**design/flow/config.mk**
```make
export PLATFORM = sky130hd
export DESIGN_NAME = pcs_10g_top
export DESIGN_NICKNAME = pcs_10g_top
export VERILOG_FILES = /design/flow/design.v
export SDC_FILE = /design/flow/constraint.sdc
export NUM_CORES = 4
export LEC_CHECK = 0
export CAP_MARGIN = 5
export CORE_MARGIN = 2
export CORE_UTILIZATION = 70
export CTS_CLUSTER_DIAMETER = 380
export CTS_CLUSTER_SIZE = 15
export SETUP_SLACK_MARGIN = 0.59
export SLEW_MARGIN = 20
export TNS_END_PERCENT = 5
```
**design/flow/run.sh**
```bash
#!/bin/bash
# the make line also repeats each setting of config.mk as NAME=value (left out here)
make -C /OpenROAD-flow-scripts/flow DESIGN_CONFIG=/design/flow/config.mk WORK_HOME=/design/flow/orfs CLKGATE_MAP_FILE= finish
```
**design/flow/design.v**
```verilog
`timescale 1ns / 1ps
module pcs_10g_enc_64b66b (
    input  wire        clk,
    input  wire        rst_n,
    input  wire [63:0] xgmii_txd,    
    input  wire [7:0]  xgmii_txc,    
    output reg  [65:0] tx_block,      
    output reg         tx_block_valid,
    output reg         encode_error   
);
reg [65:0] block_next;
reg        error_next;
wire [7:0] d0 = xgmii_txd[ 7: 0];
wire [7:0] d1 = xgmii_txd[15: 8];
wire [7:0] d2 = xgmii_txd[23:16];
wire [7:0] d3 = xgmii_txd[31:24];
wire [7:0] d4 = xgmii_txd[39:32];
wire [7:0] d5 = xgmii_txd[47:40];
wire [7:0] d6 = xgmii_txd[55:48];
wire [7:0] d7 = xgmii_txd[63:56];
wire c0 = xgmii_txc[0];
wire c1 = xgmii_txc[1];
wire c2 = xgmii_txc[2];
wire c3 = xgmii_txc[3];
wire c4 = xgmii_txc[4];
wire c5 = xgmii_txc[5];
wire c6 = xgmii_txc[6];
wire c7 = xgmii_txc[7];
function [6:0] ctrl_encode;
    input [7:0] xgmii_char;
    begin
        case (xgmii_char)
            8'h07:   ctrl_encode = 7'h00;
            8'hFE:  ctrl_encode = 7'h1E;
            default:       ctrl_encode = 7'h1E;  
        endcase
    end
endfunction
function [3:0] ocode_encode;
    input [7:0] xgmii_char;
    begin
        case (xgmii_char)
            8'h9C: ocode_encode = 4'h0;
            8'h5C: ocode_encode = 4'hF;
            default:       ocode_encode = 4'h0;
        endcase
    end
endfunction
always @(*) begin
    block_next = 66'd0;
    error_next = 1'b0;
    if (xgmii_txc == 8'h00) begin
        block_next = {2'b01, xgmii_txd};
    end else if (c0 && d0 == 8'hFB && xgmii_txc[7:1] == 7'h00) begin
        block_next = {2'b10, 8'h33,
                      d7, d6, d5, d4, d3, d2, d1};
    end else if (c0 && d0 == 8'hFD && xgmii_txc[7:1] == 7'h7F) begin
        block_next = {2'b10, 8'h87,
                      ctrl_encode(d7), ctrl_encode(d6),
                      ctrl_encode(d5), ctrl_encode(d4),
                      ctrl_encode(d3), ctrl_encode(d2),
                      ctrl_encode(d1), 7'b0};
    end else if (!c0 && c1 && d1 == 8'hFD && xgmii_txc[7:2] == 6'h3F) begin
        block_next = {2'b10, 8'h99,
                      ctrl_encode(d7), ctrl_encode(d6),
                      ctrl_encode(d5), ctrl_encode(d4),
                      ctrl_encode(d3), ctrl_encode(d2),
                      d0, 6'b0};
    end else if (xgmii_txc[1:0] == 2'b00 && c2 && d2 == 8'hFD && xgmii_txc[7:3] == 5'h1F) begin
        block_next = {2'b10, 8'hAA,
                      ctrl_encode(d7), ctrl_encode(d6),
                      ctrl_encode(d5), ctrl_encode(d4),
                      ctrl_encode(d3),
                      d1, d0, 5'b0};
    end else if (xgmii_txc[2:0] == 3'b000 && c3 && d3 == 8'hFD && xgmii_txc[7:4] == 4'hF) begin
        block_next = {2'b10, 8'hB4,
                      ctrl_encode(d7), ctrl_encode(d6),
                      ctrl_encode(d5), ctrl_encode(d4),
                      d2, d1, d0, 4'b0};
    end else if (xgmii_txc[3:0] == 4'h0 && c4 && d4 == 8'hFD && xgmii_txc[7:5] == 3'h7) begin
        block_next = {2'b10, 8'hCC,
                      ctrl_encode(d7), ctrl_encode(d6),
                      ctrl_encode(d5),
                      d3, d2, d1, d0, 3'b0};
    end else if (xgmii_txc[4:0] == 5'h00 && c5 && d5 == 8'hFD && xgmii_txc[7:6] == 2'h3) begin
        block_next = {2'b10, 8'hD2,
                      ctrl_encode(d7), ctrl_encode(d6),
                      d4, d3, d2, d1, d0, 2'b0};
    end else if (xgmii_txc[5:0] == 6'h00 && c6 && d6 == 8'hFD && c7) begin
        block_next = {2'b10, 8'hE1,
                      ctrl_encode(d7),
                      d5, d4, d3, d2, d1, d0, 1'b0};
    end else if (xgmii_txc[6:0] == 7'h00 && c7 && d7 == 8'hFD) begin
        block_next = {2'b10, 8'hFF,
                      d6, d5, d4, d3, d2, d1, d0};
    end else if (xgmii_txc == 8'hF0 && c4 && d4 == 8'hFB) begin
        block_next = {2'b10, 8'h78,
                      d7, d6, d5, 4'h0, d3, d2, d1, d0};
    end else if (c0 && (d0 == 8'h9C || d0 == 8'h5C) &&
                 xgmii_txc[3:1] == 3'b000 &&
                 c4 && (d4 == 8'h9C || d4 == 8'h5C) &&
                 xgmii_txc[7:5] == 3'b000) begin
        block_next = {2'b10, 8'h2D,
                      d7, d6, d5, ocode_encode(d4),
                      d3, d2, d1, ocode_encode(d0)};
    end else if (c0 && (d0 == 8'h9C || d0 == 8'h5C) &&
                 xgmii_txc[3:1] == 3'b000 &&
                 c4 && d4 == 8'hFB &&
                 xgmii_txc[7:5] == 3'b000) begin
        block_next = {2'b10, 8'h66,
                      d7, d6, d5, 4'h0, d3, d2, d1, ocode_encode(d0)};
    end else if (xgmii_txc == 8'hFF) begin
        block_next = {2'b10, 8'h1E,
                      ctrl_encode(d7), ctrl_encode(d6),
                      ctrl_encode(d5), ctrl_encode(d4),
                      ctrl_encode(d3), ctrl_encode(d2),
                      ctrl_encode(d1), ctrl_encode(d0)};
    end else begin
        block_next = {2'b10, 8'h1E,
                      7'h1E, 7'h1E, 7'h1E, 7'h1E,
                      7'h1E, 7'h1E, 7'h1E, 7'h1E};
        error_next = 1'b1;
    end
end
always @(posedge clk or negedge rst_n) begin
    if (!rst_n) begin
        tx_block       <= {2'b10, 8'h1E, 56'd0};  
        tx_block_valid <= 1'b0;
        encode_error   <= 1'b0;
    end else begin
        tx_block       <= block_next;
        tx_block_valid <= 1'b1;
        encode_error   <= error_next;
    end
end
endmodule
`timescale 1ns / 1ps
module pcs_10g_scrambler (
    input  wire        clk,
    input  wire        rst_n,
    input  wire [65:0] tx_block_in,
    input  wire        tx_block_valid,
    output reg  [65:0] tx_block_out,
    output reg         tx_block_out_valid
);
reg [57:0] lfsr;
reg [63:0] scrambled_data;
reg [57:0] lfsr_next;
integer i;
always @(*) begin
    lfsr_next = lfsr;
    scrambled_data = 64'd0;
    for (i = 0; i < 64; i = i + 1) begin
        scrambled_data[i] = tx_block_in[i] ^ lfsr_next[38] ^ lfsr_next[57];
        lfsr_next = {lfsr_next[56:0], scrambled_data[i]};
    end
end
always @(posedge clk or negedge rst_n) begin
    if (!rst_n) begin
        lfsr               <= 58'h3FF_FFFF_FFFF_FFFF;  
        tx_block_out       <= 66'd0;
        tx_block_out_valid <= 1'b0;
    end else if (tx_block_valid) begin
        lfsr               <= lfsr_next;
        tx_block_out       <= {tx_block_in[65:64], scrambled_data};
        tx_block_out_valid <= 1'b1;
    end else begin
        tx_block_out_valid <= 1'b0;
    end
end
endmodule
`timescale 1ns / 1ps
module pcs_10g_tx_gearbox (
    input  wire        clk,         
    input  wire        rst_n,
    input  wire [65:0] tx_block,
    input  wire        tx_block_valid,
    output reg  [15:0] tx_data,
    output reg  [1:0]  tx_header,
    output reg         tx_data_valid,
    output wire        tx_ready,     
    input  wire        tx_sequence_done  
);
reg [79:0]  shift_reg;
reg [6:0]   bit_count;      
assign tx_ready = (bit_count <= 7'd16);
reg [1:0] stored_header;
reg       header_valid;
always @(posedge clk or negedge rst_n) begin
    if (!rst_n) begin
        shift_reg    <= 80'd0;
        bit_count    <= 7'd0;
        tx_data      <= 16'd0;
        tx_header    <= 2'b00;
        tx_data_valid <= 1'b0;
        stored_header <= 2'b00;
        header_valid  <= 1'b0;
    end else begin
        tx_data_valid <= 1'b0;
        if (tx_block_valid && tx_ready) begin
            stored_header <= tx_block[65:64];
            header_valid  <= 1'b1;
            shift_reg <= shift_reg | ({16'd0, tx_block[63:0]} << bit_count);
            bit_count <= bit_count + 7'd64;
        end
        if (bit_count >= 7'd16 || (tx_block_valid && tx_ready && (bit_count + 7'd64) >= 7'd16)) begin
            if (bit_count >= 7'd16) begin
                tx_data       <= shift_reg[15:0];
                tx_header     <= header_valid ? stored_header : 2'b01;
                tx_data_valid <= 1'b1;
                header_valid  <= 1'b0;
                shift_reg <= shift_reg >> 16;
                bit_count <= bit_count - 7'd16;
            end
        end
    end
end
endmodule
`timescale 1ns / 1ps
module pcs_10g_rx_gearbox (
    input  wire        clk,
    input  wire        rst_n,
    input  wire [15:0] rx_data,
    input  wire [1:0]  rx_header,
    input  wire        rx_data_valid,
    input  wire        rx_header_valid,
    output reg  [65:0] rx_block,
    output reg         rx_block_valid,
    input  wire        slip            
);
reg [81:0]  shift_reg;        
reg [6:0]   bit_count;
reg [6:0]   slip_offset;      
reg [1:0]   pending_header;
reg         has_header;
always @(posedge clk or negedge rst_n) begin
    if (!rst_n) begin
        shift_reg     <= 82'd0;
        bit_count     <= 7'd0;
        rx_block      <= 66'd0;
        rx_block_valid <= 1'b0;
        slip_offset   <= 7'd0;
        pending_header <= 2'b00;
        has_header    <= 1'b0;
    end else begin
        rx_block_valid <= 1'b0;
        if (slip) begin
            if (bit_count > 0) begin
                shift_reg <= shift_reg >> 1;
                bit_count <= bit_count - 7'd1;
            end
            if (slip_offset == 7'd65)
                slip_offset <= 7'd0;
            else
                slip_offset <= slip_offset + 7'd1;
        end
        if (rx_data_valid) begin
            shift_reg <= shift_reg | ({66'd0, rx_data} << bit_count);
            bit_count <= bit_count + 7'd16;
            if (rx_header_valid) begin
                pending_header <= rx_header;
                has_header     <= 1'b1;
            end
        end
        if (bit_count >= 7'd66) begin
            if (has_header) begin
                rx_block <= {pending_header, shift_reg[63:0]};
                shift_reg <= shift_reg >> 64;
                bit_count <= bit_count - 7'd64;
                has_header <= 1'b0;
            end else begin
                rx_block <= shift_reg[65:0];
                shift_reg <= shift_reg >> 66;
                bit_count <= bit_count - 7'd66;
            end
            rx_block_valid <= 1'b1;
        end
    end
end
endmodule
`timescale 1ns / 1ps
module pcs_10g_block_sync (
    input  wire        clk,
    input  wire        rst_n,
    input  wire [1:0]  rx_sync_header,
    input  wire        rx_valid,
    output reg         block_lock,     
    output reg         slip,           
    output reg         hi_ber,         
    output reg  [15:0] sh_valid_cnt,   
    output reg  [15:0] sh_invalid_cnt  
);
localparam [1:0] ST_LOCK_INIT = 2'd0;
localparam [1:0] ST_RESET_CNT = 2'd1;
localparam [1:0] ST_TEST_SH   = 2'd2;
localparam [1:0] ST_LOCKED    = 2'd3;
reg [1:0] state;
wire sh_valid = (rx_sync_header == 2'b01) || (rx_sync_header == 2'b10);
wire sh_invalid = !sh_valid;
reg [12:0] ber_test_cnt;      
reg [5:0]  ber_bad_cnt;       
always @(posedge clk or negedge rst_n) begin
    if (!rst_n) begin
        state          <= ST_LOCK_INIT;
        block_lock     <= 1'b0;
        slip           <= 1'b0;
        hi_ber         <= 1'b1;
        sh_valid_cnt   <= 16'd0;
        sh_invalid_cnt <= 16'd0;
        ber_test_cnt   <= 13'd0;
        ber_bad_cnt    <= 6'd0;
    end else begin
        slip <= 1'b0;  
        if (rx_valid) begin
            case (state)
                ST_LOCK_INIT: begin
                    block_lock <= 1'b0;
                    hi_ber     <= 1'b1;
                    if (sh_valid) begin
                        state        <= ST_RESET_CNT;
                        sh_valid_cnt <= 16'd1;
                    end else begin
                        slip <= 1'b1;
                    end
                end
                ST_RESET_CNT: begin
                    sh_valid_cnt   <= 16'd1;
                    sh_invalid_cnt <= 16'd0;
                    state          <= ST_TEST_SH;
                end
                ST_TEST_SH: begin
                    if (sh_valid) begin
                        sh_valid_cnt <= sh_valid_cnt + 16'd1;
                        if (sh_valid_cnt >= 64 - 1) begin
                            state      <= ST_LOCKED;
                            block_lock <= 1'b1;
                            hi_ber     <= 1'b0;
                            ber_test_cnt <= 13'd0;
                            ber_bad_cnt  <= 6'd0;
                        end
                    end else begin
                        slip  <= 1'b1;
                        state <= ST_LOCK_INIT;
                        sh_valid_cnt <= 16'd0;
                    end
                end
                ST_LOCKED: begin
                    ber_test_cnt <= ber_test_cnt + 13'd1;
                    if (sh_invalid) begin
                        sh_invalid_cnt <= sh_invalid_cnt + 16'd1;
                        ber_bad_cnt    <= ber_bad_cnt + 6'd1;
                    end
                    if (ber_test_cnt >= 13'd8191) begin
                        if (ber_bad_cnt >= 6'd16) begin
                            hi_ber     <= 1'b1;
                            block_lock <= 1'b0;
                            state      <= ST_LOCK_INIT;
                            sh_valid_cnt   <= 16'd0;
                            sh_invalid_cnt <= 16'd0;
                        end else begin
                            hi_ber <= 1'b0;
                        end
                        ber_test_cnt <= 13'd0;
                        ber_bad_cnt  <= 6'd0;
                    end
                end
                default: state <= ST_LOCK_INIT;
            endcase
        end
    end
end
endmodule
`timescale 1ns / 1ps
module pcs_10g_descrambler (
    input  wire        clk,
    input  wire        rst_n,
    input  wire [65:0] rx_block_in,
    input  wire        rx_block_valid,
    output reg  [65:0] rx_block_out,
    output reg         rx_block_out_valid
);
reg [57:0] lfsr;
reg [63:0] descrambled_data;
reg [57:0] lfsr_next;
integer i;
always @(*) begin
    lfsr_next = lfsr;
    descrambled_data = 64'd0;
    for (i = 0; i < 64; i = i + 1) begin
        descrambled_data[i] = rx_block_in[i] ^ lfsr_next[38] ^ lfsr_next[57];
        lfsr_next = {lfsr_next[56:0], rx_block_in[i]};  
    end
end
always @(posedge clk or negedge rst_n) begin
    if (!rst_n) begin
        lfsr               <= 58'h3FF_FFFF_FFFF_FFFF;
        rx_block_out       <= 66'd0;
        rx_block_out_valid <= 1'b0;
    end else if (rx_block_valid) begin
        lfsr               <= lfsr_next;
        rx_block_out       <= {rx_block_in[65:64], descrambled_data};
        rx_block_out_valid <= 1'b1;
    end else begin
        rx_block_out_valid <= 1'b0;
    end
end
endmodule
`timescale 1ns / 1ps
module pcs_10g_dec_64b66b (
    input  wire        clk,
    input  wire        rst_n,
    input  wire [65:0] rx_block,
    input  wire        rx_block_valid,
    output reg  [63:0] xgmii_rxd,
    output reg  [7:0]  xgmii_rxc,
    output reg         decode_error,    
    output reg         rx_data_valid
);
wire [1:0]  sync_header   = rx_block[65:64];
wire [7:0]  block_type    = rx_block[63:56];
wire [55:0] block_payload = rx_block[55:0];
wire [63:0] data_payload  = rx_block[63:0];
function [7:0] ctrl_decode;
    input [6:0] code;
    begin
        case (code)
            7'h00:    ctrl_decode = 8'h07;
            7'h1E:   ctrl_decode = 8'hFE;
            7'h06:     ctrl_decode = 8'h07;
            default:       ctrl_decode = 8'hFE;
        endcase
    end
endfunction
function [7:0] ocode_decode;
    input [3:0] code;
    begin
        case (code)
            4'h0: ocode_decode = 8'h9C;
            4'hF: ocode_decode = 8'h5C;
            default:    ocode_decode = 8'h9C;
        endcase
    end
endfunction
reg [63:0] rxd_next;
reg [7:0]  rxc_next;
reg        err_next;
always @(*) begin
    rxd_next = {8{8'hFE}};
    rxc_next = 8'hFF;
    err_next = 1'b0;
    if (!rx_block_valid) begin
        rxd_next = {8{8'h07}};
        rxc_next = 8'hFF;
    end else if (sync_header == 2'b01) begin
        rxd_next = data_payload;
        rxc_next = 8'h00;
    end else if (sync_header == 2'b10) begin
        case (block_type)
            8'h1E: begin
                rxd_next = {ctrl_decode(block_payload[55:49]),   
                            ctrl_decode(block_payload[48:42]),   
                            ctrl_decode(block_payload[41:35]),   
                            ctrl_decode(block_payload[34:28]),   
                            ctrl_decode(block_payload[27:21]),   
                            ctrl_decode(block_payload[20:14]),   
                            ctrl_decode(block_payload[13: 7]),   
                            ctrl_decode(block_payload[ 6: 0])};  
                rxc_next = 8'hFF;
            end
            8'h33: begin
                rxd_next = {block_payload[55:48],   
                            block_payload[47:40],   
                            block_payload[39:32],   
                            block_payload[31:24],   
                            block_payload[23:16],   
                            block_payload[15: 8],   
                            block_payload[ 7: 0],   
                            8'hFB};          
                rxc_next = 8'h01;
            end
            8'h2D: begin
                rxd_next = {block_payload[55:48],                
                            block_payload[47:40],                
                            block_payload[39:32],                
                            ocode_decode(block_payload[31:28]),  
                            block_payload[27:20],                
                            block_payload[19:12],                
                            block_payload[11: 4],                
                            ocode_decode(block_payload[ 3: 0])}; 
                rxc_next = 8'h11;
            end
            8'h66: begin
                rxd_next = {block_payload[55:48],                
                            block_payload[47:40],                
                            block_payload[39:32],                
                            8'hFB,                        
                            block_payload[27:20],                
                            block_payload[19:12],                
                            block_payload[11: 4],                
                            ocode_decode(block_payload[ 3: 0])}; 
                rxc_next = 8'h11;
            end
            8'h78: begin
                rxd_next = {block_payload[55:48],   
                            block_payload[47:40],   
                            block_payload[39:32],   
                            8'hFB,           
                            block_payload[27:20],   
                            block_payload[19:12],   
                            block_payload[11: 4],   
                            block_payload[ 3: 0], 4'b0};  
                rxc_next = 8'h10;
            end
            8'h87: begin
                rxd_next = {ctrl_decode(block_payload[55:49]),   
                            ctrl_decode(block_payload[48:42]),   
                            ctrl_decode(block_payload[41:35]),   
                            ctrl_decode(block_payload[34:28]),   
                            ctrl_decode(block_payload[27:21]),   
                            ctrl_decode(block_payload[20:14]),   
                            ctrl_decode(block_payload[13: 7]),   
                            8'hFD};                        
                rxc_next = 8'hFF;
            end
            8'h99: begin
                rxd_next = {ctrl_decode(block_payload[55:49]),   
                            ctrl_decode(block_payload[48:42]),   
                            ctrl_decode(block_payload[41:35]),   
                            ctrl_decode(block_payload[34:28]),   
                            ctrl_decode(block_payload[27:21]),   
                            ctrl_decode(block_payload[20:14]),   
                            8'hFD,                         
                            block_payload[13:6]};                 
                rxc_next = 8'hFE;
            end
            8'hAA: begin
                rxd_next = {ctrl_decode(block_payload[55:49]),   
                            ctrl_decode(block_payload[48:42]),   
                            ctrl_decode(block_payload[41:35]),   
                            ctrl_decode(block_payload[34:28]),   
                            ctrl_decode(block_payload[27:21]),   
                            8'hFD,                         
                            block_payload[20:13],                 
                            block_payload[12: 5]};                
                rxc_next = 8'hFC;
            end
            8'hB4: begin
                rxd_next = {ctrl_decode(block_payload[55:49]),   
                            ctrl_decode(block_payload[48:42]),   
                            ctrl_decode(block_payload[41:35]),   
                            ctrl_decode(block_payload[34:28]),   
                            8'hFD,                         
                            block_payload[27:20],                 
                            block_payload[19:12],                 
                            block_payload[11: 4]};                
                rxc_next = 8'hF8;
            end
            8'hCC: begin
                rxd_next = {ctrl_decode(block_payload[55:49]),   
                            ctrl_decode(block_payload[48:42]),   
                            ctrl_decode(block_payload[41:35]),   
                            8'hFD,                         
                            block_payload[34:27],                 
                            block_payload[26:19],                 
                            block_payload[18:11],                 
                            block_payload[10: 3]};                
                rxc_next = 8'hF0;
            end
            8'hD2: begin
                rxd_next = {ctrl_decode(block_payload[55:49]),   
                            ctrl_decode(block_payload[48:42]),   
                            8'hFD,                         
                            block_payload[41:34],                 
                            block_payload[33:26],                 
                            block_payload[25:18],                 
                            block_payload[17:10],                 
                            block_payload[ 9: 2]};                
                rxc_next = 8'hE0;
            end
            8'hE1: begin
                rxd_next = {ctrl_decode(block_payload[55:49]),   
                            8'hFD,                         
                            block_payload[48:41],                 
                            block_payload[40:33],                 
                            block_payload[32:25],                 
                            block_payload[24:17],                 
                            block_payload[16: 9],                 
                            block_payload[ 8: 1]};                
                rxc_next = 8'hC0;
            end
            8'hFF: begin
                rxd_next = {8'hFD,                         
                            block_payload[55:48],                 
                            block_payload[47:40],                 
                            block_payload[39:32],                 
                            block_payload[31:24],                 
                            block_payload[23:16],                 
                            block_payload[15: 8],                 
                            block_payload[ 7: 0]};                
                rxc_next = 8'h80;
            end
            default: begin
                rxd_next = {8{8'hFE}};
                rxc_next = 8'hFF;
                err_next = 1'b1;
            end
        endcase
    end else begin
        rxd_next = {8{8'hFE}};
        rxc_next = 8'hFF;
        err_next = 1'b1;
    end
end
always @(posedge clk or negedge rst_n) begin
    if (!rst_n) begin
        xgmii_rxd    <= {8{8'h07}};
        xgmii_rxc    <= 8'hFF;
        decode_error  <= 1'b0;
        rx_data_valid <= 1'b0;
    end else begin
        xgmii_rxd    <= rxd_next;
        xgmii_rxc    <= rxc_next;
        decode_error  <= err_next;
        rx_data_valid <= rx_block_valid;
    end
end
endmodule
`timescale 1ns / 1ps
module pcs_10g_ber_monitor (
    input  wire        clk,
    input  wire        rst_n,
    input  wire        block_lock,
    input  wire        hi_ber,
    input  wire [15:0] sh_invalid_cnt,
    input  wire        rx_decode_error,
    output reg         pcs_status,        
    output reg         pcs_status_ll,     
    input  wire        status_read,       
    output reg  [15:0] ber_count,         
    output reg  [7:0]  errored_block_count,  
    output reg         rx_link_up         
);
wire pcs_status_raw = block_lock & ~hi_ber;
localparam LINK_TIMER_MAX = 23'd6440000;
reg [22:0] link_timer;
always @(posedge clk or negedge rst_n) begin
    if (!rst_n) begin
        pcs_status        <= 1'b0;
        pcs_status_ll     <= 1'b0;
        ber_count         <= 16'd0;
        errored_block_count <= 8'd0;
        rx_link_up        <= 1'b0;
        link_timer        <= 23'd0;
    end else begin
        pcs_status <= pcs_status_raw;
        if (!pcs_status_raw) begin
            pcs_status_ll <= 1'b0;
        end else if (status_read) begin
            pcs_status_ll <= pcs_status_raw;
        end else if (!pcs_status_ll && pcs_status_raw) begin
            pcs_status_ll <= 1'b1;
        end
        if (!block_lock) begin
            ber_count <= 16'd0;
        end else if (hi_ber) begin
            if (ber_count != 16'hFFFF)  
                ber_count <= ber_count + 16'd1;
        end
        if (!block_lock) begin
            errored_block_count <= 8'd0;
        end else if (rx_decode_error) begin
            if (errored_block_count != 8'hFF)
                errored_block_count <= errored_block_count + 8'd1;
        end
        if (pcs_status_raw) begin
            if (link_timer >= LINK_TIMER_MAX) begin
                rx_link_up <= 1'b1;
            end else begin
                link_timer <= link_timer + 23'd1;
            end
        end else begin
            rx_link_up <= 1'b0;
            link_timer <= 23'd0;
        end
    end
end
endmodule
`timescale 1ns / 1ps
module pcs_10g_top #(
    parameter INIT_IDLE_DISPATCH = 1   
) (
    input  wire        clk,            
    input  wire        rst_n,          
    input  wire [63:0] xgmii_txd,      
    input  wire [7:0]  xgmii_txc,      
    output wire [63:0] xgmii_rxd,      
    output wire [7:0]  xgmii_rxc,      
    output wire [15:0] gth_txdata,     
    output wire [1:0]  gth_txheader,   
    output wire        gth_txdata_valid,
    input  wire [15:0] gth_rxdata,     
    input  wire [1:0]  gth_rxheader,   
    input  wire        gth_rxdata_valid,
    input  wire        gth_rxheader_valid,
    output wire        gth_txsequence_done,  
    input  wire        gth_rxgearboxslip,    
    output wire        block_lock,     
    output wire        hi_ber,         
    output wire        pcs_status,     
    output wire        rx_link_up,     
    output wire        tx_encode_err,  
    output wire        rx_decode_err,  
    output wire [15:0] ber_count,      
    output wire [7:0]  errored_blocks, 
    input  wire        status_read,    
    output wire        pcs_status_ll   
);
wire [65:0] enc_block;
wire        enc_valid;
wire        enc_error;
pcs_10g_enc_64b66b u_encoder (
    .clk            (clk),
    .rst_n          (rst_n),
    .xgmii_txd      (xgmii_txd),
    .xgmii_txc      (xgmii_txc),
    .tx_block        (enc_block),
    .tx_block_valid  (enc_valid),
    .encode_error    (enc_error)
);
assign tx_encode_err = enc_error;
wire [65:0] scr_block;
wire        scr_valid;
pcs_10g_scrambler u_scrambler (
    .clk              (clk),
    .rst_n            (rst_n),
    .tx_block_in       (enc_block),
    .tx_block_valid    (enc_valid),
    .tx_block_out      (scr_block),
    .tx_block_out_valid(scr_valid)
);
pcs_10g_tx_gearbox u_tx_gearbox (
    .clk              (clk),
    .rst_n            (rst_n),
    .tx_block          (scr_block),
    .tx_block_valid    (scr_valid),
    .tx_data           (gth_txdata),
    .tx_header         (gth_txheader),
    .tx_data_valid     (gth_txdata_valid),
    .tx_ready          (),
    .tx_sequence_done  (1'b1)
);
assign gth_txsequence_done = 1'b1;
wire [65:0] rgbox_block;
wire        rgbox_valid;
wire        slip_cmd;
pcs_10g_rx_gearbox u_rx_gearbox (
    .clk              (clk),
    .rst_n            (rst_n),
    .rx_data           (gth_rxdata),
    .rx_header         (gth_rxheader),
    .rx_data_valid     (gth_rxdata_valid),
    .rx_header_valid   (gth_rxheader_valid),
    .rx_block          (rgbox_block),
    .rx_block_valid    (rgbox_valid),
    .slip              (slip_cmd)
);
wire        blk_lock;
wire        blk_hi_ber;
wire [15:0] blk_sh_valid;
wire [15:0] blk_sh_invalid;
pcs_10g_block_sync u_block_sync (
    .clk              (clk),
    .rst_n            (rst_n),
    .rx_sync_header    (rgbox_block[65:64]),
    .rx_valid          (rgbox_valid),
    .block_lock        (blk_lock),
    .slip              (slip_cmd),
    .hi_ber            (blk_hi_ber),
    .sh_valid_cnt      (blk_sh_valid),
    .sh_invalid_cnt    (blk_sh_invalid)
);
assign block_lock = blk_lock;
assign hi_ber     = blk_hi_ber;
wire [65:0] dscr_block;
wire        dscr_valid;
pcs_10g_descrambler u_descrambler (
    .clk                (clk),
    .rst_n              (rst_n),
    .rx_block_in         (rgbox_block),
    .rx_block_valid      (rgbox_valid & blk_lock),
    .rx_block_out        (dscr_block),
    .rx_block_out_valid  (dscr_valid)
);
wire [63:0] dec_rxd;
wire [7:0]  dec_rxc;
wire        dec_error;
wire        dec_valid;
pcs_10g_dec_64b66b u_decoder (
    .clk              (clk),
    .rst_n            (rst_n),
    .rx_block          (dscr_block),
    .rx_block_valid    (dscr_valid),
    .xgmii_rxd         (dec_rxd),
    .xgmii_rxc         (dec_rxc),
    .decode_error      (dec_error),
    .rx_data_valid     (dec_valid)
);
assign xgmii_rxd   = dec_rxd;
assign xgmii_rxc   = dec_rxc;
assign rx_decode_err = dec_error;
pcs_10g_ber_monitor u_ber_monitor (
    .clk                 (clk),
    .rst_n               (rst_n),
    .block_lock          (blk_lock),
    .hi_ber              (blk_hi_ber),
    .sh_invalid_cnt      (blk_sh_invalid),
    .rx_decode_error     (dec_error),
    .pcs_status          (pcs_status),
    .pcs_status_ll       (pcs_status_ll),
    .status_read         (status_read),
    .ber_count           (ber_count),
    .errored_block_count (errored_blocks),
    .rx_link_up          (rx_link_up)
);
endmodule
```
**design/flow/constraint.sdc**
```tcl
create_clock -name core_clock -period 2.3 [get_ports {clk}]
set_input_delay 0.4600 -clock core_clock [delete_from_list [all_inputs] [get_ports {clk}]]
set_output_delay 0.4600 -clock core_clock [all_outputs]
set_load 0.01 [all_outputs]
```
==> Changelog: implementation, run 1 <==
### Implementation results

* Mux cell area share at 0.0476
* Routability Congestion at 1.04
* Root buf cell: clkbuf_16
* Synth Area in Adders at 0.00469
* Sequential-to-total area share from yosys stat at 0.472
* Core area at around 56,000 µm²
* Synth top area cells: dfrtp_1 (37%), dfstp_2 (10%), nand2_1 (6.5%), o21ai_0 (5.1%), xnor2_1 (4.5%)
* DIE AREA at 59,100 µm²
* Syn Std Cell Area at 40,000 µm²
* GRT overflow at 838
* Most common library cells after synthesis: nand2_1 (690), dfrtp_1 (592), o21ai_0 (410)
* #FFs+latches synth at 747
* Yosys synthesis chip area at around 40,000 µm²
* Clock tree buffer depth at 3
* Total GRT Usage at 0.915
* I/O pin count at 219
* Syn. warnings at 8
* Post-synth ARST share at 1.00
* Ys cells at 4,327
* Fp util at 0.709
* Number of enable flip-flop cells at 0
* Cell Rows at between 80 and 90
* Number of I/O port buffers at approximately 220
* Largest non-sequential cell family by area: AND-OR/OR-AND gates
* Top FF cell, synth: dfrtp_1
* H-tree depth at 2
* Max-area cell share at 0.370
* Die width at around 240 µm
* Avg Inst Size Synth at 9.26 µm²
* Die Y at 243 µm
* Cell type with the largest total area: dfrtp_1
* Synth top cell by count: nand2_1
* Yosys xor share at 0.0680
* Distinct lib cells at about 90
* Clk sinks at 747
* Simple-gate area share of the yosys netlist at 0.156
* Failing step: 5_1_grt
* Status: stopped before the end
* Syn Inst Count at approximately 4.3k
* DP HPWL at around 97 mm
* Complex Gates by Area at 0.202
* Num CTS Buffers at 55
* Error message: [ERROR GRT-0232] Routing congestion too high. Check the congestion heatmap in the GUI.
per-stage QoR:
step                total power, µW  instances  cell area (µm²)  setup slack, ns
floorplan                     28400       4328            40400           -0.460
global placement              33900       5457            46400           -0.816
detailed placement            35000       5457            46400           -0.882
CTS                           46100       5619            50100           -0.122
metal layers:
layer  global-route usage  GRT overflow
met5                0.734            19
met4                0.898           285
met3                0.848           114
met2                 1.00           368
met1                0.909            52
timing repair:
item | in CTS
hold buffers | 1
gates resized | 466
cloned | 7
buffers inserted | 50
pin swaps | 219
endpoints found under the hold margin | 24
setup endpoints to repair | 659
==> run 2: changes to the inputs <==
ABC_AREA = 1   (was not set)
CAP_MARGIN = 20   (was 5)
CORE_UTILIZATION = 65   (was 70)
CTS_CLUSTER_DIAMETER = not set   (was 380)
CTS_CLUSTER_SIZE = not set   (was 15)
SETUP_SLACK_MARGIN = not set   (was 0.59)
TNS_END_PERCENT = not set   (was 5)
clock period = 7.31 ns   (was 2.3 ns; I/O delays follow)
==> Changelog: implementation, run 2 <==
### Implementation results

* Critical Path AT at 5.18 ns
* Cycle use final at 0.637
* Reg2reg start: u_rx_gearbox.bit_count[2]
* Hold Vio Cnt, Final at 0
* Yosys xor share at 0.0471
* Global-route wire length before repair at 221 mm
* GR Util met1 at 0.594
* Fp util at 0.653
* Syn Std Cell Area at between 40,000 and 50,000 µm²
* Critical Path Sink Type: flip-flop
* Critical path cell sequence: clkdlybuf4s50_1 -> nand2_1 -> nor2_1 -> nand3_1 -> nor2_2 -> buf_4 -> inv_1 -> nand2_2 -> inv_1 -> nand3_1 -> a21oi_1 -> nand2_1 -> nand2_1
* Top FF cell, synth: dfrtp_1
* Met3 Usage GRT at 0.0888
* Reg2reg setup slack at between 2 and 3 ns
* Post-Place Setup Slack at 2.26 ns
* Cell Int Power at 9130 µW
* Startpoint type of the worst setup path: input pin
* Power share of the clock group at 0.269
* Post-synth ARST share at 1.00
* 1st-pass router iterations at 8
* Fmax at 215 MHz
* P_clk at 4090 µW
* Cell Rows at around 94
* Sw Ratio at 0.400
* WL final at 143 mm
* Dpl cells at 6,503
* Critical Path Start: xgmii_txc[6]
* Max-area cell share at 0.346
* DP HPWL at 98.3 mm
* P per Cell Area at 318 nW/µm²
* Combinational share of power at 0.332
* GRT overflow at 0
* Sequential share of power at 0.399
* Synth top cell by count: nand2_1
* Gate Area at just over 20,000 µm²
* Vias per cell at between 6 and 7
* Reg2reg path depth at 13
* Syn Inst Count at approximately 5.7k
* Setup TNS at 0 ns
* Worst hold path endpoint: u_descrambler.lfsr[56]
* Most common library cells after synthesis: nand2_1 (1,544), dfrtp_1 (592), o21ai_0 (494)
* Num CTS Buffers at 77
* TritonCTS clock tree: yes
* Vias at approximately 43k
* DRC at 0
* Mux cell area share at 0.000789
* Fill cells at about 5.0k
* Hold path start: u_descrambler.lfsr[56]
* Clk sinks at between 700 and 800
* CP top delay family: simple AND/OR/NAND/NOR gates
* Rel. slew slack at 0.259
* I/O pin count at ~220
* Root buf cell: clkbuf_16
* Initial antenna violation count at 4
* CP dominant cell by count: nand2_1
* Slowest cell on the critical path: clkdlybuf4s50_1
* Clock latency (worst-skew pair) at 0.65 ns
* Worst Clk Skew at 0.0377 ns
* Worst-path maximum fanout at 40
* Largest non-sequential cell family by area: simple AND/OR/NAND/NOR gates
* Pins over their slew limit at 0
* Post-CTS Resized at 0
* Die width at 261 µm
* Status: complete, no violations
* R2r endpoint: u_rx_gearbox.shift_reg[15]
* Routability Congestion at 0.991
* DIE AREA at 67,900 µm²
* Vias in the first global route at a little under 40k
* Worst vdd ir at approximately 0.43 mV
* Critical Path RT at 7.83 ns
* Avg Inst Size Synth at 7.54 µm²
* Global routing's busiest layer: met2
* Core area at 65,500 µm²
* Crit Path Class: in -> reg
* Hold Crit Depth at 2
* Ys cells at 5,677
* Layout area overhead at 11.7%
* Number of I/O port buffers at 215
* Synth top area cells: dfrtp_1 (35%), nand2_1 (14%), dfstp_2 (9.5%), o21ai_0 (5.8%), a21oi_1 (4.6%)
* #FFs+latches synth at 747
* Hold Path Class: reg -> reg
* Clk slew on worst S/H paths at approximately 0.06 ns
* Setup ws final at 2.66 ns
* Worst Path Buf+Inv at 4
* Routed Antenna Nets at 0
* Final non-filler cell total at about 6.6k
* Complex Gates by Area at 0.190
* RSZ-0062 raised after global routing: false
* Number of enable flip-flop cells at 0
* WL per Instance at 21.6 µm
* Area occupied by registers at between 15,000 and 20,000 µm²
* Max-Cap Viols at 0
* Total GRT Usage at 0.414
* Leakage at around 0.022 µW
* Count of tool warnings at 60
* Simple-gate area share of the yosys netlist at 0.241
* Yosys synthesis chip area at 42,800 µm²
* Nets@finish at 5,830
* Sequential-to-total area share from yosys stat at 0.441
* Distinct lib cells at 75
* Global Route met2 Usage at 0.616
* Hold_buf cts at 0
* Synth Area in Adders at 0.00438
* Top pwr grp: sequential cells
* Slew @ Worst Pin at around 1.1 ns
* Comb pwr at 5050 µW
* Number of stages on the worst setup path at 13
* Largest net degree at the start of global routing at around 130
* Post-CTS Setup Bufs at 0
* Crit path to: u_encoder.tx_block[45]
* H-tree depth at 3
* Final setup violation count at 0
* Seq. pwr at 6070 µW
* Clock tree buffer depth at 3
* Die Y at 261 µm
* Max incr delay on CP at 0.63 ns
* Switch Pwr at 6100 µW
* Syn. warnings at 8
* Minimum clock period at ~4.7 ns
* Detailed Route Iter0 Violations at 6,872
* Cell type with the largest total area: dfrtp_1
[run 2: cell type report]
class	count	share of cell area
Antenna cell	2	0.000105
Clock buffer	105	0.0448
Sequential cell	747	0.395
Tap cell	864	0.0226
Clock inverter	35	0.0104
Multi-Input combinational cell	4138	0.434
Inverter	497	0.0395
Timing Repair Buffer	258	0.0536
[run 2: metrics by stage]
step | power (µW) | hold slack, ns | area (µm²) | util
finish | 15200 | 0.475 | 47800 | 0.730
global route | 16000 | 0.490 | 47800 | 0.729
CTS | 15100 | 0.476 | 47800 | 0.729
detailed placement | 10900 | 0.465 | 45100 | 0.689
global placement | 10700 | 0.453 | 45100 | 0.689
floorplan | 9300 | 0.425 | 42800 | -
[run 2: metal layers]
metal / routed length (µm) / vias to the layer above
met1: 56600 / 20100
met3: 17600 / 502
met5: 66 / -
met4: 6370 / 6
li1: - / 19000
met2: 62600 / 3070
==> run 3: changes to the inputs <==
ABC_AREA = 0   (was 1)
CELL_PAD_IN_SITES_GLOBAL_PLACEMENT = 3   (was not set)
CORE_MARGIN = 5   (was 2)
CORE_UTILIZATION = 63   (was 65)
CTS_CLUSTER_DIAMETER = 60   (was not set)
CTS_CLUSTER_SIZE = 67   (was not set)
GPL_ROUTABILITY_DRIVEN = 0   (was not set)
GPL_TIMING_DRIVEN = 0   (was not set)
HOLD_SLACK_MARGIN = 0.0   (was not set)
MAX_ROUTING_LAYER = met4   (was not set)
MIN_ROUTING_LAYER = met2   (was not set)
PLACE_DENSITY_LB_ADDON = 0.02   (was not set)
SETUP_SLACK_MARGIN = 0.09   (was not set)
SLEW_MARGIN = 25   (was 20)
TNS_END_PERCENT = 15   (was not set)
clock period = 5.06 ns   (was 7.31 ns; I/O delays follow)
==> Changelog: implementation, run 3 <==
### Implementation results

* Number of enable flip-flop cells at 0
* Yosys xor share at 0.0680
* Fp util at 0.636
* Cell type with the largest total area: dfrtp_1
* Die Y at 262 µm
* Status: stopped before the end
* Core area at 63,000 µm²
* Top FF cell, synth: dfrtp_1
* Error message: [ERROR FLW-0024] Place density exceeds 1.0 (current PLACE_DENSITY_LB_ADDON =  0.02). Please check if the value of  PLACE_DENSITY_LB_ADDON is between 0 and 0.99.
* DIE AREA at 68,700 µm²
* Syn Std Cell Area at roughly 40,000 µm²
* Mux cell area share at 0.0476
* Failing step: 3_1_place_gp_skip_io
* Syn. warnings at 8
* Most common library cells after synthesis: nand2_1 (690), dfrtp_1 (592), o21ai_0 (410)
* Distinct lib cells at 90
* Ys cells at 4,327
* Max-area cell share at 0.370
* Yosys synthesis chip area at 40,000 µm²
* Syn Inst Count at between 4k and 5k
* Largest non-sequential cell family by area: AND-OR/OR-AND gates
* Synth top cell by count: nand2_1
* Cell Rows at 92
* Simple-gate area share of the yosys netlist at 0.156
* Post-synth ARST share at 1.00
* Synth top area cells: dfrtp_1 (37%), dfstp_2 (10%), nand2_1 (6.5%), o21ai_0 (5.1%), xnor2_1 (4.5%)
* Die width at roughly 260 µm
* Complex Gates by Area at 0.202
* #FFs+latches synth at roughly 750
* Synth Area in Adders at 0.00469
* Avg Inst Size Synth at between 9 and 10 µm²
* Sequential-to-total area share from yosys stat at 0.472
==> run 4: changes to the inputs <==
ABC_AREA = not set   (was 0)
CELL_PAD_IN_SITES_GLOBAL_PLACEMENT = not set   (was 3)
CORE_MARGIN = 2   (was 5)
CORE_UTILIZATION = 70   (was 63)
CTS_CLUSTER_DIAMETER = 380   (was 60)
CTS_CLUSTER_SIZE = 15   (was 67)
GPL_ROUTABILITY_DRIVEN = not set   (was 0)
GPL_TIMING_DRIVEN = not set   (was 0)
HOLD_SLACK_MARGIN = not set   (was 0.0)
MAX_ROUTING_LAYER = not set   (was met4)
MIN_ROUTING_LAYER = not set   (was met2)
PLACE_DENSITY_LB_ADDON = not set   (was 0.02)
SETUP_SLACK_MARGIN = -0.21   (was 0.09)
SLEW_MARGIN = 20   (was 25)
TNS_END_PERCENT = not set   (was 15)
clock period = 2.3 ns   (was 5.06 ns; I/O delays follow)
==> Changelog: implementation, run 4 <==
### Implementation results

* Vias per cell at 7.02
* Largest net degree at the start of global routing at 129
* #FFs+latches synth at about 750
* Yosys xor share at 0.0680
* Fill cells at 2,854
* Yosys synthesis chip area at 40,000 µm²
* Critical Path Start: u_descrambler.rx_block_out[57]
* Most common library cells after synthesis: nand2_1 (690), dfrtp_1 (592), o21ai_0 (410)
* Top FF cell, synth: dfrtp_1
* Worst Path Buf+Inv at 2
* Reg2reg start: u_descrambler.rx_block_out[57]
* Startpoint type of the worst setup path: flip-flop
* I/O pin count at 219
* Number of stages on the worst setup path at 9
* Syn Inst Count at 4,327
* Count of tool warnings at 41
* Clock latency (worst-skew pair) at around 0.67 ns
* Clock tree buffer depth at 3
* Synth Area in Adders at 0.00469
* Reg2reg setup slack at -0.24 ns
* Num CTS Buffers at between 50 and 60
* Critical Path AT at 3.09 ns
* Setup TNS at -14.14 ns
* DIE AREA at 59,100 µm²
* Largest non-sequential cell family by area: AND-OR/OR-AND gates
* Critical Path RT at 2.85 ns
* Vias in the first global route at 38.0k
* Simple-gate area share of the yosys netlist at 0.156
* Crit path to: u_decoder.xgmii_rxd[15]
* DP HPWL at 96.1 mm
* Critical Path Sink Type: flip-flop
* TritonCTS clock tree: yes
* Core area at 56,500 µm²
* Pins over their slew limit at 0
* Sw Ratio at 0.400
* Die Y at 243 µm
* Worst vdd ir at ~1.4 mV
* Setup ws final at -0.235 ns
* Complex Gates by Area at 0.202
* Comb pwr at 16,800 µW
* Syn Std Cell Area at 40,000 µm²
* WL final at 141 mm
* Synth top cell by count: nand2_1
* Area occupied by registers at 18,900 µm²
* Max-area cell share at 0.370
* Detailed Route Iter0 Violations at slightly below 7k
* Fp util at 0.709
* Synth top area cells: dfrtp_1 (37%), dfstp_2 (10%), nand2_1 (6.5%), o21ai_0 (5.1%), xnor2_1 (4.5%)
* Minimum clock period at 2.54 ns
* Max-Cap Viols at 0
* Switch Pwr at ~18,000 µW
* Fmax at 394 MHz
* GRT overflow at 0
* P_clk at 9440 µW
* Layout area overhead at 21.4%
* Seq. pwr at 19,500 µW
* Mux cell area share at 0.0476
* Hold Path Class: in -> async
* Root buf cell: clkbuf_16
* RSZ-0062 raised after global routing: true
* Crit Path Class: reg -> reg
* Worst Clk Skew at 0.0170 ns
* Distinct lib cells at 90
* Number of I/O port buffers at around 220
* Global-route wire length before repair at ~220 mm
* Final hold slack at 0.244 ns
* CP top delay family: simple AND/OR/NAND/NOR gates
* DRC at 0
* Blocking Checks: negative setup slack
* WL per Instance at 25.2 µm
* Routability Congestion at 1.04
* Top pwr grp: sequential cells
* P per Cell Area at 940 nW/µm²
* Routed Antenna Nets at 0
* Post-synth ARST share at 1.00
* Reg2reg path depth at 9
* Gate Area at between 15,000 and 20,000 µm²
* Power share of the clock group at 0.206
* Cycle use final at 1.10
* Cell type with the largest total area: dfrtp_1
* Cell Int Power at roughly 27,000 µW
* Ys cells at 4,327
* Status: finished with violations
* R2r endpoint: u_decoder.xgmii_rxd[15]
* Final setup violation count at 166
* Final non-filler cell total at 5,587
* Number of enable flip-flop cells at 0
* Clk slew on worst S/H paths at 0.08 ns
* CP dominant cell by count: nor2_1
* Total GRT Usage at 0.468
* Sequential-to-total area share from yosys stat at 0.472
* Avg Inst Size Synth at 9.26 µm²
* Max incr delay on CP at roughly 0.5 ns
* Leakage at ~0.021 µW
* Cell Rows at 87
* Hold Vio Cnt, Final at 0
* H-tree depth at 2
* Vias at 39.2k
* Worst-path maximum fanout at 9
* Critical path cell sequence: nand4bb_1 -> buf_4 -> nor2_1 -> or2_4 -> o41ai_4 -> buf_6 -> or3_4 -> a211oi_2 -> nor2_1
* Initial antenna violation count at 5
* Syn. warnings at 8
* Slowest cell on the critical path: dfrtp_2
* Nets@finish at roughly 4.9k
* Clk sinks at 747
* Rel. slew slack at 0.427
* Slew @ Worst Pin at 0.859 ns
* Dpl cells at 5,474
* 1st-pass router iterations at 17
* Sequential share of power at 0.426
* Die width at 243 µm
* Combinational share of power at 0.368
==> run 4: final cells by class <==
| cell class | instances | share of cell area |
|---|---|---|
| timing repair buffer | 758 | 0.142 |
| inverter | 151 | 0.0120 |
| tap | 756 | 0.0195 |
| sequential | 747 | 0.389 |
| clock inverter | 4 | 0.00175 |
| multi-input combinational | 3072 | 0.405 |
| antenna | 2 | 0.000103 |
| clock buffer | 97 | 0.0315 |
==> run 4: what timing repair did <==
action                                  4_1_cts  5_1_grt
pin swaps                                     0       12
endpoints found under the setup margin       45       97
hold buffers                                  1        0
resized                                      12       45
buffers inserted                              3        7
cloned                                        0        0
hold endpoints to repair                     66        0
==> run 4: metal layers <==
metal,wire length [µm],global-route usage,up-vias
met5,58,0.00654,-
met4,8480,0.222,4
met3,19100,0.134,806
met2,61900,0.703,3406
met1,51300,0.628,18700
li1,-,-,16400
==> run 4: stage by stage <==
| step | power (µW) | area [µm²] | utilization | setup WS, ns |
|---|---|---|---|---|
| 2_1_floorplan | 28400 | 40500 | - | -0.454 |
| 3_3_place_gp | 33900 | 46700 | 0.827 | -0.816 |
| 3_5_place_dp | 34900 | 46700 | 0.827 | -0.880 |
| 4_1_cts | 44800 | 48400 | 0.857 | -0.208 |
| 5_1_grt | 47300 | 48600 | 0.861 | -0.292 |
| 6_report | 45700 | 48600 | 0.861 | -0.235 |
==> run 5: changes to the inputs <==
CORE_UTILIZATION = 15   (was 70)
CTS_CLUSTER_DIAMETER = 60   (was 380)
CTS_CLUSTER_SIZE = not set   (was 15)
GPL_ROUTABILITY_DRIVEN = 0   (was not set)
GPL_TIMING_DRIVEN = 0   (was not set)
PLACE_DENSITY_LB_ADDON = 0.02   (was not set)
SETUP_SLACK_MARGIN = not set   (was -0.21)
SLEW_MARGIN = 25   (was 20)
clock period = 5.0 ns   (was 2.3 ns; I/O delays follow)
==> Changelog: implementation, run 5 <==
### Implementation results

* Status: complete, no violations
* Final hold slack at 0.433 ns
* Met1 wire length at around 110 mm
* Setup ws final at ~0.27 ns
* Routed Antenna Nets at 0
* Clock tree buffer depth at 3
* Detailed Route Iter0 Violations at about 3k
* Leakage at 0.0204 µW
* Pins over their slew limit at 0
* Largest non-sequential cell family by area: AND-OR/OR-AND gates
* Number of enable flip-flop cells at 0
* Reg2reg path depth at 12
* Global-route wire length before repair at about 310 mm
* Fp util at 0.151
* Count of tool warnings at between 40 and 50
* Final setup violation count at 0
* Worst-path maximum fanout at 10
* Hold Vio Cnt, Final at 0
* Synth top area cells: dfrtp_1 (37%), dfstp_2 (10%), nand2_1 (6.5%), o21ai_0 (5.1%), xnor2_1 (4.5%)
* Cell type with the largest total area: dfrtp_1
* Critical Path Sink Type: flip-flop
* Sw Ratio at 0.403
* Worst vdd ir at roughly 0.36 mV
* Comb pwr at a little under 8000 µW
* Switch Pwr at 10,700 µW
* Top FF cell, synth: dfrtp_1
* Startpoint type of the worst setup path: input pin
* Minimum clock period at 4.73 ns
* Clk slew on worst S/H paths at ~0.05 ns
* Syn. warnings at 8
* Num CTS Buffers at about 130
* Cell Rows at 189
* TritonCTS clock tree: yes
* Distinct lib cells at 90
* Crit path to: u_encoder.tx_block[37]
* Simple-gate area share of the yosys netlist at 0.156
* WL final at 223 mm
* Yosys synthesis chip area at 40,000 µm²
* DRC at 0
* P per Cell Area at 517 nW/µm²
* Most common library cells after synthesis: nand2_1 (690), dfrtp_1 (592), o21ai_0 (410)
* Worst Path Buf+Inv at 3
* Clk sinks at ~750
* Seq. pwr at 9120 µW
* Hold Path Class: reg -> reg
* Critical Path Start: xgmii_txd[32]
* Hold Crit Depth at 0
* Post-Place Setup Slack at -0.452 ns
* Complex Gates by Area at 0.202
* Max incr delay on CP at 0.73 ns
* Syn Std Cell Area at 40,000 µm²
* 1st-pass router iterations at 7
* Largest net degree at the start of global routing at 111
* Vias per cell at 4.27
* Initial antenna violation count at 16
* Sequential share of power at 0.345
* Top pwr grp: clock
* Reg2reg start: u_rx_gearbox.bit_count[2]
* Power share of the clock group at 0.355
* Rel. slew slack at 0.273
* WL per Instance at 26.8 µm
* Worst Clk Skew at roughly 0.032 ns
* Max-Cap Viols at 0
* Fill cells at 29.6k
* R2r endpoint: u_rx_gearbox.shift_reg[15]
* I/O pin count at about 220
* DIE AREA at around 270,000 µm²
* Root buf cell: clkbuf_16
* Max-area cell share at 0.370
* Critical Path AT at between 5 and 6 ns
* GRT overflow at 0
* RSZ-0062 raised after global routing: false
* Layout area overhead at 27.8%
* Critical path cell sequence: clkdlybuf4s50_1 -> or2_2 -> o32ai_1 -> and3_1 -> buf_1 -> clkbuf_1 -> a21oi_1 -> o2bb2ai_1 -> o21ai_0
* DP HPWL at roughly 170 mm
* Crit Path Class: in -> reg
* Clock latency (worst-skew pair) at 0.79 ns
* Vias in the first global route at about 37k
* Core area at about 270,000 µm²
* Reg2reg setup slack at 0.29 ns
* Sequential-to-total area share from yosys stat at 0.472
* Total GRT Usage at 0.162
* Critical Path RT at 5.58 ns
* Yosys xor share at 0.0680
* Avg Inst Size Synth at 9.26 µm²
* Hold path start: u_encoder.tx_block_valid
* Slew @ Worst Pin at ~1.1 ns
* Nets@finish at 4,772
* Routed wl met3 at between 8 and 9 mm
* Met2 WL at 99.6 mm
* Cell Int Power at around 16,000 µW
* Die Y at 521 µm
* Top Metal Used: met4
* Die width at between 500 and 600 µm
* H-tree depth at 4
* Cycle use final at 0.945
* Slowest cell on the critical path: o21ai_0
* Ys cells at around 4.3k
* Vias at 35.4k
* Post-CTS Setup Bufs at 0
* Fmax at 212 MHz
* Syn Inst Count at 4,327
* CP top delay family: buffers and inverters
* Finished Core Util at 0.193
* Synth top cell by count: nand2_1
* Mux cell area share at 0.0476
* Worst hold path endpoint: u_scrambler.tx_block_out_valid
* Number of I/O port buffers at 187
* P_clk at roughly 9400 µW
* Combinational share of power at 0.300
* Post-synth ARST share at 1.00
* Synth Area in Adders at 0.00469
* #FFs+latches synth at 747
* Number of stages on the worst setup path at 9
run 5: per-layer routing:
metal | global-route usage | vias up
met3 | 0.0234 | 199
li1 | - | 16300
met5 | 0 | -
met2 | 0.252 | 937
met1 | 0.236 | 18100
met4 | 0.0318 | 0
run 5: per-stage QoR:
stage | TNS, ns | total power (µW) | cell area (µm²) | std cells
finish | 0 | 26500 | 51200 | 8310
global placement | - | 17500 | 46300 | 8048
detailed placement | -7.15 | 17400 | 46600 | 8059
CTS | 0 | 27200 | 51100 | 8301
global route | 0 | 28200 | 51200 | 8302
floorplan | 0 | 12900 | 40100 | 4328
run 5: area by class of cell:
| class | count | area (µm²) | share of cell area |
|---|---|---|---|
| Clock inverter | 69 | 840 | 0.0164 |
| Antenna cell | 9 | 22.5 | 0.000440 |
| Tap cell | 3533 | 4420 | 0.0864 |
| Inverter | 151 | 567 | 0.0111 |
| Clock buffer | 172 | 3660 | 0.0714 |
| Multi-Input combinational cell | 3072 | 19300 | 0.376 |
| Sequential cell | 747 | 18900 | 0.369 |
| Timing Repair Buffer | 199 | 2120 | 0.0414 |
| Buffer | 358 | 1420 | 0.0277 |
run 5: what timing repair did:
| item | 4_1_cts | 5_1_grt |
|---|---|---|
| hold buffers | 1 | 0 |
| endpoints found under the setup margin | 0 | 20 |
| hold endpoints to repair | 1 | 0 |
| gates resized | 0 | 1 |
==> run 6: changes to the inputs <==
CELL_PAD_IN_SITES_GLOBAL_PLACEMENT = 1   (was not set)
CORE_UTILIZATION = 70   (was 15)
CTS_CLUSTER_DIAMETER = not set   (was 60)
CTS_CLUSTER_SIZE = 70   (was not set)
GPL_ROUTABILITY_DRIVEN = not set   (was 0)
GPL_TIMING_DRIVEN = 1   (was 0)
HOLD_SLACK_MARGIN = 0.27   (was not set)
MAX_ROUTING_LAYER = met5   (was not set)
PLACE_DENSITY_LB_ADDON = 0.11   (was 0.02)
SETUP_SLACK_MARGIN = 0.12   (was not set)
SLEW_MARGIN = 40   (was 25)
TNS_END_PERCENT = 80   (was not set)
clock period = 2.99 ns   (was 5.0 ns; I/O delays follow)
==> Changelog: implementation, run 6 <==
### Implementation results

* Max-area cell share at 0.370
* Distinct lib cells at ~90
* Synth top cell by count: nand2_1
* Synth top area cells: dfrtp_1 (37%), dfstp_2 (10%), nand2_1 (6.5%), o21ai_0 (5.1%), xnor2_1 (4.5%)
* Die Y at 243 µm
* Cell type with the largest total area: dfrtp_1
* DIE AREA at 59,100 µm²
* #FFs+latches synth at 747
* Syn Inst Count at 4,327
* Syn Std Cell Area at 40,000 µm²
* Top FF cell, synth: dfrtp_1
* Core area at 56,500 µm²
* Fp util at 0.709
* Failing step: 3_1_place_gp_skip_io
* Ys cells at 4,327
* Error message: [ERROR FLW-0024] Place density exceeds 1.0 (current PLACE_DENSITY_LB_ADDON =  0.11). Please check if the value of  PLACE_DENSITY_LB_ADDON is between 0 and 0.99.
* Simple-gate area share of the yosys netlist at 0.156
* Number of enable flip-flop cells at 0
* Cell Rows at 87
* Synth Area in Adders at 0.00469
* Syn. warnings at 8
* Post-synth ARST share at 1.00
* Mux cell area share at 0.0476
* Most common library cells after synthesis: nand2_1 (690), dfrtp_1 (592), o21ai_0 (410)
* Complex Gates by Area at 0.202
* Avg Inst Size Synth at approximately 9.3 µm²
* Largest non-sequential cell family by area: AND-OR/OR-AND gates
* Die width at about 240 µm
* Sequential-to-total area share from yosys stat at 0.472
* Status: stopped before the end
* Yosys xor share at 0.0680
* Yosys synthesis chip area at 40,000 µm²
==> run 7: changes to the inputs <==
CTS_CLUSTER_SIZE = 16   (was 70)
GPL_TIMING_DRIVEN = 0   (was 1)
SETUP_SLACK_MARGIN = not set   (was 0.12)
SLEW_MARGIN = 0   (was 40)
TNS_END_PERCENT = 5   (was 80)
==> Changelog: implementation, run 7 <==
### Implementation results

* Status: stopped before the end
* Failing step: 3_1_place_gp_skip_io
* Error message: [ERROR FLW-0024] Place density exceeds 1.0 (current PLACE_DENSITY_LB_ADDON =  0.11). Please check if the value of  PLACE_DENSITY_LB_ADDON is between 0 and 0.99.
* Cell Rows at 87
* DIE AREA at 59,100 µm²
* Ys cells at 4,327
* Top FF cell, synth: dfrtp_1
* Syn Std Cell Area at about 40,000 µm²
* Synth Area in Adders at 0.00469
* Simple-gate area share of the yosys netlist at 0.156
* Yosys synthesis chip area at 40,000 µm²
* Distinct lib cells at ~90
* Core area at ~56,000 µm²
* Avg Inst Size Synth at 9.26 µm²
* Number of enable flip-flop cells at 0
* Die width at 243 µm
* Syn. warnings at 8
* Most common library cells after synthesis: nand2_1 (690), dfrtp_1 (592), o21ai_0 (410)
* Cell type with the largest total area: dfrtp_1
* Post-synth ARST share at 1.00
* Largest non-sequential cell family by area: AND-OR/OR-AND gates
* Sequential-to-total area share from yosys stat at 0.472
* Synth top cell by count: nand2_1
* Max-area cell share at 0.370
* Fp util at 0.709
* Synth top area cells: dfrtp_1 (37%), dfstp_2 (10%), nand2_1 (6.5%), o21ai_0 (5.1%), xnor2_1 (4.5%)
* Die Y at approximately 240 µm
* #FFs+latches synth at 747
* Mux cell area share at 0.0476
* Yosys xor share at 0.0680
* Syn Inst Count at ~4.3k
* Complex Gates by Area at 0.202
==> run 8: changes to the inputs <==
CELL_PAD_IN_SITES_GLOBAL_PLACEMENT = not set   (was 1)
CORE_UTILIZATION = 15   (was 70)
CTS_CLUSTER_SIZE = not set   (was 16)
GPL_TIMING_DRIVEN = not set   (was 0)
HOLD_SLACK_MARGIN = not set   (was 0.27)
MAX_ROUTING_LAYER = not set   (was met5)
PLACE_DENSITY_LB_ADDON = 0.02   (was 0.11)
SLEW_MARGIN = 25   (was 0)
TNS_END_PERCENT = not set   (was 5)
clock period = 5.0 ns   (was 2.99 ns; I/O delays follow)
==> Changelog: implementation, run 8 <==
### Implementation results

* Complex Gates by Area at 0.202
* Die Y at 521 µm
* Max incr delay on CP at 0.72 ns
* Core area at 265,000 µm²
* WL per Instance at ~25 µm
* Slowest cell on the critical path: nand2_1
* Setup TNS at 0 ns
* Critical Path AT at 4.40 ns
* Number of I/O port buffers at 215
* Reg2reg start: u_rx_gearbox.bit_count[2]
* Top Metal Used: met4
* Rel. slew slack at 0.259
* Yosys synthesis chip area at approximately 40,000 µm²
* Largest non-sequential cell family by area: AND-OR/OR-AND gates
* CP top delay family: simple AND/OR/NAND/NOR gates
* GRT overflow at 0
* Num CTS Buffers at 106
* TritonCTS clock tree: yes
* Sequential share of power at 0.375
* Max-Cap Viols at 0
* Worst-path maximum fanout at 20
* Clk sinks at between 700 and 800
* Ys cells at 4,327
* Combinational share of power at 0.304
* Layout area overhead at 25.7%
* Routed wl met3 at approximately 6.9 mm
* Global-route wire length before repair at approximately 290 mm
* P per Cell Area at 481 nW/µm²
* Synth top area cells: dfrtp_1 (37%), dfstp_2 (10%), nand2_1 (6.5%), o21ai_0 (5.1%), xnor2_1 (4.5%)
* Final hold slack at 0.240 ns
* Number of enable flip-flop cells at 0
* Post-synth ARST share at 1.00
* DIE AREA at 271,000 µm²
* Max-area cell share at 0.370
* Cell type with the largest total area: dfrtp_1
* Seq. pwr at 9080 µW
* Critical Path RT at around 5.6 ns
* Nets@finish at 4,580
* Worst Clk Skew at 0.0365 ns
* Critical Path Start: u_rx_gearbox.bit_count[2]
* R2r endpoint: u_rx_gearbox.shift_reg[27]
* Critical path cell sequence: inv_2 -> ha_1 -> or3b_2 -> nor3_1 -> buf_4 -> nand2b_4 -> inv_4 -> nor2_2 -> nand2_1 -> nand2_1 -> nor2_1 -> o221a_2
* Clk slew on worst S/H paths at 0.06 ns
* Cell Int Power at 14,700 µW
* Count of tool warnings at roughly 40
* Mux cell area share at 0.0476
* Detailed Route Iter0 Violations at 2,426
* Synth top cell by count: nand2_1
* Pins over their slew limit at 0
* Distinct lib cells at 90
* Met2 WL at about 86 mm
* Crit path to: u_rx_gearbox.shift_reg[27]
* Sequential-to-total area share from yosys stat at 0.472
* Power share of the clock group at 0.321
* RSZ-0062 raised after global routing: false
* Total GRT Usage at 0.145
* DP HPWL at 143 mm
* Routability Congestion at 0.742
* Initial antenna violation count at 17
* Status: complete, no violations
* Routed Antenna Nets at 0
* Leakage at between 0.02 and 0.025 µW
* Number of stages on the worst setup path at 12
* Vias at 33.8k
* Fill cells at roughly 30k
* Area occupied by registers at 18,900 µm²
* Top pwr grp: sequential cells
* I/O pin count at 219
* Die width at 521 µm
* Slew @ Worst Pin at 1.11 ns
* Met1 wire length at 104 mm
* Sw Ratio at 0.391
* Syn Inst Count at 4,327
* Fp util at 0.151
* Root buf cell: clkbuf_16
* Vias in the first global route at around 35k
* P_clk at between 7000 and 8000 µW
* Top FF cell, synth: dfrtp_1
* Avg Inst Size Synth at roughly 9 µm²
* Crit Path Class: reg -> reg
* Switch Pwr at 9460 µW
* Cell Rows at approximately 190
* DRC at 0
* Synth Area in Adders at 0.00469
* Worst Path Buf+Inv at 3
* Final setup violation count at 0
* Startpoint type of the worst setup path: flip-flop
* Gate Area at 19,300 µm²
* Hold_buf cts at 0
* Cycle use final at 0.758
* H-tree depth at 3
* Worst vdd ir at 0.251 mV
* Simple-gate area share of the yosys netlist at 0.156
* Post-CTS Resized at 0
* Hold Path Class: in -> async
* Critical Path Sink Type: flip-flop
* Largest net degree at the start of global routing at 135
* Fmax at 264 MHz
* Yosys xor share at 0.0680
* WL final at 200 mm
* Syn Std Cell Area at roughly 40,000 µm²
* Reg2reg path depth at 12
* 1st-pass router iterations at 9
* Clock latency (worst-skew pair) at ~0.73 ns
* Reg2reg setup slack at between 1 and 1.5 ns
* #FFs+latches synth at 747
* Hold Vio Cnt, Final at 0
* Minimum clock period at approximately 3.8 ns
* Comb pwr at 7370 µW
* Most common library cells after synthesis: nand2_1 (690), dfrtp_1 (592), o21ai_0 (410)
* Vias per cell at 4.18
* Post-CTS Setup Bufs at 0
* Syn. warnings at 8
* Clock tree buffer depth at 3
* CP dominant cell by count: nand2_1
run 8: per-stage QoR:
step | std cells | area [µm²] | setup slack, ns | power [µW] | utilization
finish | 8096 | 50400 | 1.21 | 24200 | 0.190
CTS | 8089 | 50300 | 1.13 | 25000 | 0.190
detailed placement | 7894 | 46800 | 0.582 | 16900 | 0.176
global route | 8091 | 50300 | 0.960 | 26000 | 0.190
floorplan | 4328 | 40100 | 1.60 | 12900 | -
global placement | 7894 | 46800 | 0.578 | 16900 | 0.176
run 8: cell type report:
cell class / count / area share
sequential: 747 / 0.375
multi-input combinational: 3072 / 0.383
tap: 3533 / 0.0878
antenna: 7 / 0.000348
clock inverter: 35 / 0.00663
clock buffer: 160 / 0.0631
timing repair buffer: 391 / 0.0726
inverter: 151 / 0.0113
run 8: metal layers:
metal / GRT usage / up-vias
li1: - / 15800
met1: 0.222 / 17100
met2: 0.218 / 749
met3: 0.0169 / 158
met4: 0.0265 / 0
met5: 0 / -
Power is estimated from default activity; no workload was simulated.
